==> flow/design.v <==
`timescale 1ns / 1ps
module fifo
(
 input we,  
 input re,
 input clk,
 input rst,
 input [7:0] data_in,
 output full,
 output reg [7:0] data_o,
 output  empty
);
integer i;
reg [4:0] pr,pw;
reg [7:0] mem [31:0];
assign empty = (pw == pr);
assign full  = ((pw + 5'd1) == pr);
 always@(posedge clk )
begin
 if(!rst)
  begin
   pr<=5'd1;
   pw<=5'd1;
   for(i=0;i<=31;i=i+1)
    begin
      mem[i]<=8'b0;
    end
  end
else
begin
  if(re&&!empty)
   begin
     data_o<=mem[pr];
     pr<=pr+5'd1;
   end
  if(we&&!full )
   begin
     mem[pw]<=data_in;
     pw<=pw+5'd1;
   end
end
end
endmodule
`timescale 1ns / 1ps
module UART_User_interface(
input [7:0]data_in,
input [2:0]addr,
input wr_en,
input rd_en,
input rst,
input clk,
input fifo_full,
output reg [7:0]AXI_data_out,
output reg [7:0]data_fifo,
output reg fifo_wr_en,
output     [7:0]reg_array0,
output     [7:0]reg_array1,
output     [7:0]reg_array3,
output     [7:0]reg_array4
    );
 reg [7:0] mem [0:7];
assign reg_array0=mem[0];    
assign reg_array1=mem[1];    
assign reg_array3=mem[3];    
assign reg_array4=mem[4];    
always @ (posedge clk) begin
 if (!rst) begin
   mem[0] <= 8'b0;
   mem[1] <= 8'b0;
   mem[2] <= 8'b0;
   mem[3] <= 8'b0;
   mem[4] <= 8'b0;
   mem[5] <= 8'b0;
   mem[6] <= 8'b0;
   mem[7] <= 8'b0;
   AXI_data_out <= 8'b0;
   data_fifo <= 8'b0;
   fifo_wr_en <= 1'b0;
    end
 else begin
   if (wr_en) 
      begin
       mem[addr] <= data_in;
       AXI_data_out <= 0;
         if (addr== 3'b000&& !fifo_full && reg_array3[7] == 0)
         begin                              
            fifo_wr_en <= 1'b1;             
            data_fifo <= data_in;
            mem[5] <= 8'b11111101;
         end 
         else 
         begin
            mem[5]<= 8'b11111111;
            fifo_wr_en <= 1'b0;
            data_fifo <= 8'b0;
         end  
   end	  
   else if (rd_en) begin
	       AXI_data_out <= mem[addr];
	       fifo_wr_en <= 1'b0;
   end
   else begin
	      AXI_data_out <= 0;
	      fifo_wr_en <= 1'b0;
	      mem[5]<= 8'b11111111;
   end	 
 end
end
endmodule
`timescale 1ns / 1ps
module c_div
(
input control,               
input clk_cpu,               
input rst,
input [7:0] tx,              
input [7:0] rate,            
output reg baud_clock,       
output reg baud_tick         
);
reg [15:0] value_rate;
reg  [22:0] int_counter;
reg generate_clk;
always @( posedge clk_cpu)
begin
	if (!rst)
		begin
         value_rate <=16'b0;
		 int_counter <= 0;
	     baud_clock <=1;
         generate_clk <= 0;
         baud_tick <= 0;
		end
    else if (control) begin
         value_rate <= {rate,tx};
         generate_clk <= 1;
         baud_tick <= 0;
    end
    else if (generate_clk) begin
	      if (int_counter == ((value_rate/2)))   
		     begin
		      int_counter <= 0;
		      baud_clock <= ~baud_clock;
		      baud_tick <= ~baud_clock;
		      end
	      else begin
		      int_counter <= int_counter + 1;
		      baud_tick <= 0;
	      end
          end
    else begin
             value_rate <= 16'b0;
		     int_counter <= 0;
	         baud_clock <=1;
	         baud_tick <= 0;
         end
end
endmodule
`timescale 1ns / 1ps
module Process(
    input LCR0,                            
    input LCR1,
    input LCR2,                            
    input LCR3,                            
    input LCR4,                           
    input LCR5,
    input [7:0] data_in,  
    input fifo_empty,                      
    input clk,
    input reset,
    input tx_ready,                       
    output reg  fifo_read,                
    output reg [8:0] data_out,  
    output reg  [3:0] data_length,
    output reg [1:0] num_stop_bit,     
    output reg data_out_active         
    );
 reg  [3:0] data_in_length ;
 reg [7:0] data;
 reg [2:0] state;
 reg [2:0] next_state;
 reg parity;
 parameter  IDLE = 1'b0;
 parameter  data_processing = 1'b1;
always @(posedge clk)
begin
  if (reset==0)  state<= IDLE;
  else           state<= next_state;
end
always @*
 begin
   data_out_active =  0;
   data_out =0;
   num_stop_bit =0;
   data_length =0;
   fifo_read = 0;
   data = 0;
   data_in_length = 0;
   parity = 0;
   next_state = IDLE;
   case (state)
   IDLE:
     begin
    if ( fifo_empty == 0 && tx_ready)   
       begin                            
      fifo_read = 1;                     
     next_state = data_processing ;
       end
 end
data_processing:
    begin
    data_out_active=1;
 case({LCR0,LCR1})               
      2'b00:   begin data_in_length =5; data = {3'b000, data_in[4:0]}; end
      2'b01:   begin data_in_length =6; data = {2'b00,  data_in[5:0]}; end
      2'b10:   begin data_in_length =7; data = {1'b0,   data_in[6:0]}; end
      default: begin data_in_length =8; data = data_in;               end
 endcase
 parity = (^data) ^ LCR5;
     if (LCR3==1)
 begin
      data_length = data_in_length + 4'd1 ;
      data_out = {1'b0,data} | ({8'b0,parity} << data_in_length) ;
     end
 else
      begin
      data_length =  data_in_length;
      data_out = {1'b0,data};
      end
 case (LCR2)                             
 1'b0:    num_stop_bit=2'b01;    
 default: begin
        case({LCR0,LCR1})
        2'b00:   num_stop_bit=2'b10 ;     
        default: num_stop_bit= 2'b11 ;    
        endcase
     end
endcase
    if(!tx_ready)
       next_state=  IDLE;
    else
       next_state=  data_processing ;
    end
 default: begin
    next_state = IDLE;
 end
endcase
 end
endmodule
`timescale 1ns / 1ps
module transmitter(
    input [8:0] data_in,           
    input [1:0] num_stop_bit,
    input reset,
    input [3:0] data_length,            
    input MCR1,                   
    input clk,                   
    input baud_tick,             
    input data_valid ,            
    input n_CTS ,
    output reg  serial_data_out,
    output reg  n_RTS,                       
    output reg  tx_done,          
    output tx_ready              
    );
  reg  [9:0] data;
  reg [13:0] clk_counter;
  reg [3:0] length;
  reg [3:0] bit_counter;  
  reg start_transmit;
  reg tx;
  assign tx_ready = !tx_done;
always @(posedge clk)
 begin
   if (!reset) begin
        data <= 0;
        length <= 0;
        clk_counter <=0;
        bit_counter <= 0;
        n_RTS <= 1;
        tx_done <=0;
        serial_data_out <= 1;
        tx <=1;
       end
   else if (!baud_tick) begin
   end
   else if (data_valid && MCR1 && tx && !n_CTS) begin
         data <= {data_in[8:0],1'b0};      
         length <= data_length;
         bit_counter <= 0;
         tx_done <= 0;
         n_RTS <= 1;    
         tx <=0;
   end 
  else if ( MCR1 && !tx)begin
    n_RTS <= 0;   
    if (bit_counter <= length) begin
       if (clk_counter == 15) begin              
          clk_counter <=  0;                     
          bit_counter <= bit_counter + 1;
          serial_data_out <= data[0];
          data <= {1'b0,data[9:1]};
          end
       else  begin
          serial_data_out <= data[0];
          clk_counter <= clk_counter +1;
        end      
     end
    else begin
     n_RTS <= 0;
        case (num_stop_bit)
      2'b01: begin
           if (clk_counter == 15)begin             
             clk_counter <=  0;
             tx_done <= 1;
             tx<=1;       
             serial_data_out <= 1;
              end
           else  begin
             serial_data_out <=1;
             clk_counter <= clk_counter +1;            
           end
       end
      2'b10:begin                         
           if (clk_counter == 23)begin            
             clk_counter <=  0;
             tx_done <= 1;
             tx<=1;     
             serial_data_out <=1;
              end
           else  begin
             clk_counter <= clk_counter +1;
              serial_data_out <=1;              
              end         
       end
    2'b11:begin
           if (clk_counter == 31)begin             
             clk_counter <=  0;
             tx_done <= 1;
             tx<=1;      
             serial_data_out <=1;
              end
           else  begin
             clk_counter <= clk_counter +1;
             serial_data_out <=1;             
              end         
      end
    default begin
           if (clk_counter == 15)begin             
             clk_counter <=  0;
             tx_done <= 1;
             tx<=1;         
             serial_data_out <=1;
              end
           else  begin
             clk_counter <= clk_counter +1; 
             serial_data_out <=1;            
              end       
     end
     endcase
    end    
 end
 else begin
       data <= 0;
       length <= 0;
       clk_counter <=0;
       bit_counter <= 0;
       n_RTS <= 1;
       tx_done <=0;
       serial_data_out <= 1;
       tx <= 1;
 end 
end
endmodule
`timescale 1ns / 1ps
module UART_Top_Module(
input clk,                      
input rst,                      
input [7:0] data_in,            
input wr_en,rd_en,              
input [2:0] address,            
output  [7:0]data_o,            
output  serial_data_out,        
output  n_RTS,                  
output  tx_done,                
input   n_CTS                 
);
wire b1;
wire [7:0]b2;
wire b3;
wire [7:0]ar0;
wire [7:0]ar1;
wire [7:0]ar3;
wire [7:0]ar4;
wire e1, e2;
wire [8:0]e3;
wire [1:0]e4;
wire [3:0]e5;
wire e6;
wire c1, c3;
wire [7:0]c2;
wire  d1, d2;
assign tx_done = e6;
 UART_User_interface UI1 ( .clk(clk), .rst(rst),
  .wr_en(wr_en), .rd_en(rd_en), .data_in(data_in)
  , .addr(address), .fifo_full(b1),
  .data_fifo(b2), .fifo_wr_en(b3), .AXI_data_out(data_o),
  .reg_array0(ar0), .reg_array1(ar1), .reg_array3(ar3)
  , .reg_array4(ar4)
  );
  fifo F1( .clk(clk), .rst(rst),
  .we(b3), .data_in(b2), .re(c1),
  .full(b1), .data_o(c2), .empty(c3));
  c_div CD1( .rst(rst),
  .clk_cpu(clk), .tx(ar0), .rate(ar1), .control(ar3[7]),
  .baud_clock(d1), .baud_tick(d2));
  Process pr(
  .clk(clk), 
  .reset(rst),
  .data_in(c2), 
  .fifo_empty(c3), 
  .tx_ready(e1),
  .LCR0(ar3[0]), 
  .LCR1(ar3[1]),
  .LCR2(ar3[2]),
  .LCR3(ar3[3]),
  .LCR4(ar3[4]),
  .LCR5(ar3[5]),
  .fifo_read(c1), 
  .data_out_active(e2),
  .data_out(e3), 
  .num_stop_bit(e4),
  .data_length(e5));
  transmitter TX(  .reset(rst),
  .data_valid(e2), .data_in(e3), .num_stop_bit(e4), .data_length(e5), .MCR1(ar4[1]), .clk(clk), .baud_tick(d2),
  .serial_data_out(serial_data_out), .n_RTS(n_RTS), .tx_done(e6),.tx_ready(e1),.n_CTS(n_CTS));
 endmodule
clock: 2.87 ns
lec_check: 0
abc_area: 1
cap_margin: 35
core_margin: 2
core_utilization: 72
cts_cluster_diameter: 42
max_routing_layer: met4
slew_margin: 20
tns_end_percent: 5
run.sh (not shown) runs the stock make flow with config.mk's settings and CLKGATE_MAP_FILE=.
The first run ran to the end with no violations.
==> next run, changes <==
--- a/flow/config.mk
+++ b/flow/config.mk
@@ -7,9 +7,8 @@
 export LEC_CHECK = 0
 export ABC_AREA = 1
-export CAP_MARGIN = 35
+export CAP_MARGIN = 20
 export CORE_MARGIN = 2
 export CORE_UTILIZATION = 72
-export CTS_CLUSTER_DIAMETER = 42
-export MAX_ROUTING_LAYER = met4
+export CTS_CLUSTER_DIAMETER = 379
+export SETUP_SLACK_MARGIN = -0.19
 export SLEW_MARGIN = 20
-export TNS_END_PERCENT = 5
==> flow/constraint.sdc (replaced) <==
create_clock -name core_clock -period 1.98 [get_ports {clk}]
set_input_delay 0.3960 -clock core_clock [delete_from_list [all_inputs] [get_ports {clk}]]
set_output_delay 0.3960 -clock core_clock [all_outputs]
set_load 0.01 [all_outputs]
After rerunning: This time the run completed and failed the layout checks on setup timing; final cell count went up by 3.6%; die area does not change; sequential share of layout area fell by 3.8 points; global-route usage rises by 0.25 points; sequential power increases by 45%; synthesized cell count is unchanged; final area grows by 7.7%; worst hold slack got worse by 0.15 ns; via count rose by 7.8%.
==> next run, changes <==
--- a/flow/config.mk
+++ b/flow/config.mk
@@ -6,9 +6,6 @@
 export NUM_CORES = 4
 export LEC_CHECK = 0
-export ABC_AREA = 1
 export CAP_MARGIN = 20
 export CORE_MARGIN = 2
-export CORE_UTILIZATION = 72
-export CTS_CLUSTER_DIAMETER = 379
-export SETUP_SLACK_MARGIN = -0.19
+export CORE_UTILIZATION = 38
 export SLEW_MARGIN = 20
==> flow/constraint.sdc (replaced) <==
create_clock -name core_clock -period 3.57 [get_ports {clk}]
set_input_delay 0.7140 -clock core_clock [delete_from_list [all_inputs] [get_ports {clk}]]
set_output_delay 0.7140 -clock core_clock [all_outputs]
set_load 0.01 [all_outputs]
What happened: Now the flow finished clean. Cell area drops by 5.0%. Routed wire length drops by 19%. Core utilization drops by 44 points.
==> next run, changes <==
--- a/flow/config.mk
+++ b/flow/config.mk
@@ -8,4 +8,4 @@
 export CAP_MARGIN = 20
 export CORE_MARGIN = 2
-export CORE_UTILIZATION = 38
+export CORE_UTILIZATION = 72
 export SLEW_MARGIN = 20
==> flow/constraint.sdc (replaced) <==
create_clock -name core_clock -period 2.18 [get_ports {clk}]
set_input_delay 0.4360 -clock core_clock [delete_from_list [all_inputs] [get_ports {clk}]]
set_output_delay 0.4360 -clock core_clock [all_outputs]
set_load 0.01 [all_outputs]
The new run finished but fails on setup timing; synthesized area does not change; total power increases by well over a third; routed wire length increases by roughly a tenth.
==> next run, changes <==
--- a/flow/config.mk
+++ b/flow/config.mk
@@ -9,3 +9,5 @@
 export CORE_MARGIN = 2
 export CORE_UTILIZATION = 72
+export CTS_CLUSTER_DIAMETER = 42
+export SETUP_SLACK_MARGIN = 1.07
 export SLEW_MARGIN = 20
==> flow/constraint.sdc (replaced) <==
create_clock -name core_clock -period 3.93 [get_ports {clk}]
set_input_delay 0.7860 -clock core_clock [delete_from_list [all_inputs] [get_ports {clk}]]
set_output_delay 0.7860 -clock core_clock [all_outputs]
set_load 0.01 [all_outputs]
Outcome: This time the run passed the timing, design-rule and antenna checks. Sequential power drops by 45%. Maximum frequency fell by 16%. Setup slack improves by 1.3 ns. Worst hold slack is better by 0.038 ns.

* * *

== pepper ==
// UART_Top_Module: RTL as listed in full above, without the edits since
clock: 3.71 ns
lec_check: 0
abc_area: 1
cap_margin: 20
core_margin: 2
core_utilization: 72
cts_cluster_diameter: 42
place_density_lb_addon: 0.03
setup_slack_margin: 1.07
slew_margin: 20
pepper reached the final stage; the timing, design-rule and antenna checks on its layout passed.
> inputs changed (pepper -> indigo)
# pepper
export LEC_CHECK = 0
export ABC_AREA = 1
export CAP_MARGIN = 20
export CORE_MARGIN = 2
export CORE_UTILIZATION = 72
export CTS_CLUSTER_DIAMETER = 42
export PLACE_DENSITY_LB_ADDON = 0.03
export SETUP_SLACK_MARGIN = 1.07
export SLEW_MARGIN = 20
create_clock -name core_clock -period 3.71 [get_ports {clk}]
# indigo
export LEC_CHECK = 0
export CAP_MARGIN = 35
export CORE_MARGIN = 2
export CORE_UTILIZATION = 72
export CTS_CLUSTER_DIAMETER = 42
export SLEW_MARGIN = 20
create_clock -name core_clock -period 2.87 [get_ports {clk}]
Results
Final wirelength: pepper and indigo compared, higher one is pepper. For indigo, the destination of the critical timing path was F1.mem[1][3], unlike pepper, where it was F1.mem[17][5]. Against pepper, indigo reports a wire length of the first global-routing pass that is lower. Per the comparison of indigo with pepper, utilization neither gained nor lost much; worst IR drop on VDD increased by about 30% relative to the old numbers; shortest clock period the worst path allows after layout now sits higher. pepper ended up with sky130_fd_sc_hd__dfxtp_2 as its highest-delay cell along the critical path; indigo ended up with sky130_fd_sc_hd__dfxtp_1.
Inputs modified between indigo and tundra:
# indigo
export LEC_CHECK = 0
export CAP_MARGIN = 35
export CORE_MARGIN = 2
export CORE_UTILIZATION = 72
export CTS_CLUSTER_DIAMETER = 42
export SLEW_MARGIN = 20
create_clock -name core_clock -period 2.87 [get_ports {clk}]
# tundra
export LEC_CHECK = 0
export ABC_AREA = 1
export CAP_MARGIN = 35
export CORE_MARGIN = 2
export CORE_UTILIZATION = 72
export CTS_CLUSTER_DIAMETER = 42
export CTS_CLUSTER_SIZE = 62
export MAX_ROUTING_LAYER = met4
export SLEW_MARGIN = 20
create_clock -name core_clock -period 2.87 [get_ports {clk}]
==> comparison <==
- Non-clock buffer count in the final layout: tundra and indigo compared, lower one is tundra
- Compared with indigo, total internal power in tundra decreased slightly.
- Going from indigo to tundra, via count rose by 3159; clock power higher; final worst setup slack decreased by 57 ps relative to the old numbers; clock buffer count -12%.
- NOTE: proportion of power drawn by combinational gates in tundra exceeds that of indigo
- Per the final summary, tundra finished and its layout is clean on timing, DRC and antenna.
- indigo did not stop at any stage, and its layout met the timing, design-rule and antenna checks.

* * *

## v24
RTL: the design.v shown in full above, as it stands there.
clock: 2.16 ns
lec_check: 0
abc_area: 1
cap_margin: 20
core_margin: 2
core_utilization: 72
cts_cluster_diameter: 363
setup_slack_margin: -0.13
slew_margin: 20
Nothing crashed in v24 and all stages finished; the problem is that the final layout failed, the offending checks being negative setup slack.
The inputs of v9 differ from those of v24 as listed below.
# v24
export LEC_CHECK = 0
export ABC_AREA = 1
export CAP_MARGIN = 20
export CORE_MARGIN = 2
export CORE_UTILIZATION = 72
export CTS_CLUSTER_DIAMETER = 363
export SETUP_SLACK_MARGIN = -0.13
export SLEW_MARGIN = 20
create_clock -name core_clock -period 2.16 [get_ports {clk}]
# v9
export LEC_CHECK = 0
export CAP_MARGIN = 20
export CORE_MARGIN = 2
export CORE_UTILIZATION = 72
export PLACE_DENSITY_LB_ADDON = 0.01
export SETUP_SLACK_MARGIN = 0.62
export SLEW_MARGIN = 20
create_clock -name core_clock -period 2.16 [get_ports {clk}]
[summary]
To summarise v9: no stage aborted, but the layout did not pass its checks, failing on negative setup slack. The run showing the smaller final wirelength is v24. Synthesized cell count in v9 is 627 lower than in v24. Compare v9 and v24 | power higher: v9. The cell with the largest stage delay on the worst path comes out sky130_fd_sc_hd__o31ai_1 in one run and sky130_fd_sc_hd__dfxtp_1 in the other, namely in v9 and v24 respectively. Going from v24 to v9, number of detailed-route iterations in the first pass grows by 3. When v9 is measured against v24, its hold slack turns out 0.057 ns lower.
Changes in v42 relative to v9:
# v9
export LEC_CHECK = 0
export CAP_MARGIN = 20
export CORE_MARGIN = 2
export CORE_UTILIZATION = 72
export PLACE_DENSITY_LB_ADDON = 0.01
export SETUP_SLACK_MARGIN = 0.62
export SLEW_MARGIN = 20
create_clock -name core_clock -period 2.16 [get_ports {clk}]
# v42
export LEC_CHECK = 0
export CAP_MARGIN = 20
export CORE_MARGIN = 2
export CORE_UTILIZATION = 72
export CTS_CLUSTER_DIAMETER = 379
export SETUP_SLACK_MARGIN = 0.35
export SLEW_MARGIN = 20
create_clock -name core_clock -period 2.87 [get_ports {clk}]
Notes after the runs:
No stage failed in v42, and the final checks on the layout all came back clean.
The detailed-routed wire length on met3 in v42 is 0.27 times that in v9.
Run comparison: v9 slowest library cell on the worst path sky130_fd_sc_hd__o31ai_1; v42 slowest library cell on the worst path sky130_fd_sc_hd__o311ai_4
v42 ends up with a logic gate share of total power that is 5.3 points lower than in v9.
Comparing v42 and v9, routed via count divided by cell count is lower on v42.
v42 against v9: combinational logic power down about 50%; post-place setup slack up 0.25 ns; clock skew down 0.018 ns; first-iteration DRC count down about 60%.
Design area improves in v42 relative to v9.
Synthesis-to-finish area growth ended up 17 points lower on v42 than on v9.
v42 has more setup slack than v9.
Setup changes, v42 to v5
# v42
export LEC_CHECK = 0
export CAP_MARGIN = 20
export CORE_MARGIN = 2
export CORE_UTILIZATION = 72
export CTS_CLUSTER_DIAMETER = 379
export SETUP_SLACK_MARGIN = 0.35
export SLEW_MARGIN = 20
create_clock -name core_clock -period 2.87 [get_ports {clk}]
# v5
export LEC_CHECK = 0
export CAP_MARGIN = 20
export CORE_MARGIN = 2
export CORE_UTILIZATION = 72
export SLEW_MARGIN = 20
create_clock -name core_clock -period 2.16 [get_ports {clk}]
Notes after the runs:
v5: complete, dirty (negative setup slack). v42 reached the final stage; the timing, design-rule and antenna checks on its layout passed. [compare] base=v42 new=v5: wire length after detailed routing shows an increase of about 35%; part of the power in combinational logic shows an increase of 3.2 points; sequential portion of the cell area shows a reduction of 4.5 points. v5 reports its worst min-delay path class as in -> reg while v42 reports reg -> reg. Relative to v42, the first-pass GRT wire length measured on v5 has increased by more than 10%.
--- input diff v5..v31 ---
# v5
export LEC_CHECK = 0
export CAP_MARGIN = 20
export CORE_MARGIN = 2
export CORE_UTILIZATION = 72
export SLEW_MARGIN = 20
create_clock -name core_clock -period 2.16 [get_ports {clk}]
# v31
export LEC_CHECK = 0
export CAP_MARGIN = 20
export CORE_MARGIN = 2
export CORE_UTILIZATION = 40
export SLEW_MARGIN = 20
create_clock -name core_clock -period 5.0 [get_ports {clk}]
### Flow results
Re multiplexer share of the synthesized area: no difference whatsoever between v5 and v31.
Cmp v31 vs v5: switching power as a share of total power lower in v31
v5 has higher clock skew than v31.
Between v31 and v5, the area of the core region is higher for v31.
v31 -> v5: part of the Yosys area used for sequential elements delta 0, exact match
Between v31 and v5, depth of the most critical reg-to-reg path is lower for v31, v5 comes in above that.
v31 vs. v5: worst-case hold slack lower; critical path depth saw a decrease.
Initial antenna violation count (lower): v5
v31 completed every stage of the flow, and the final layout passed the timing, design-rule and antenna checks.
Power and IR drop assume default switching activity.
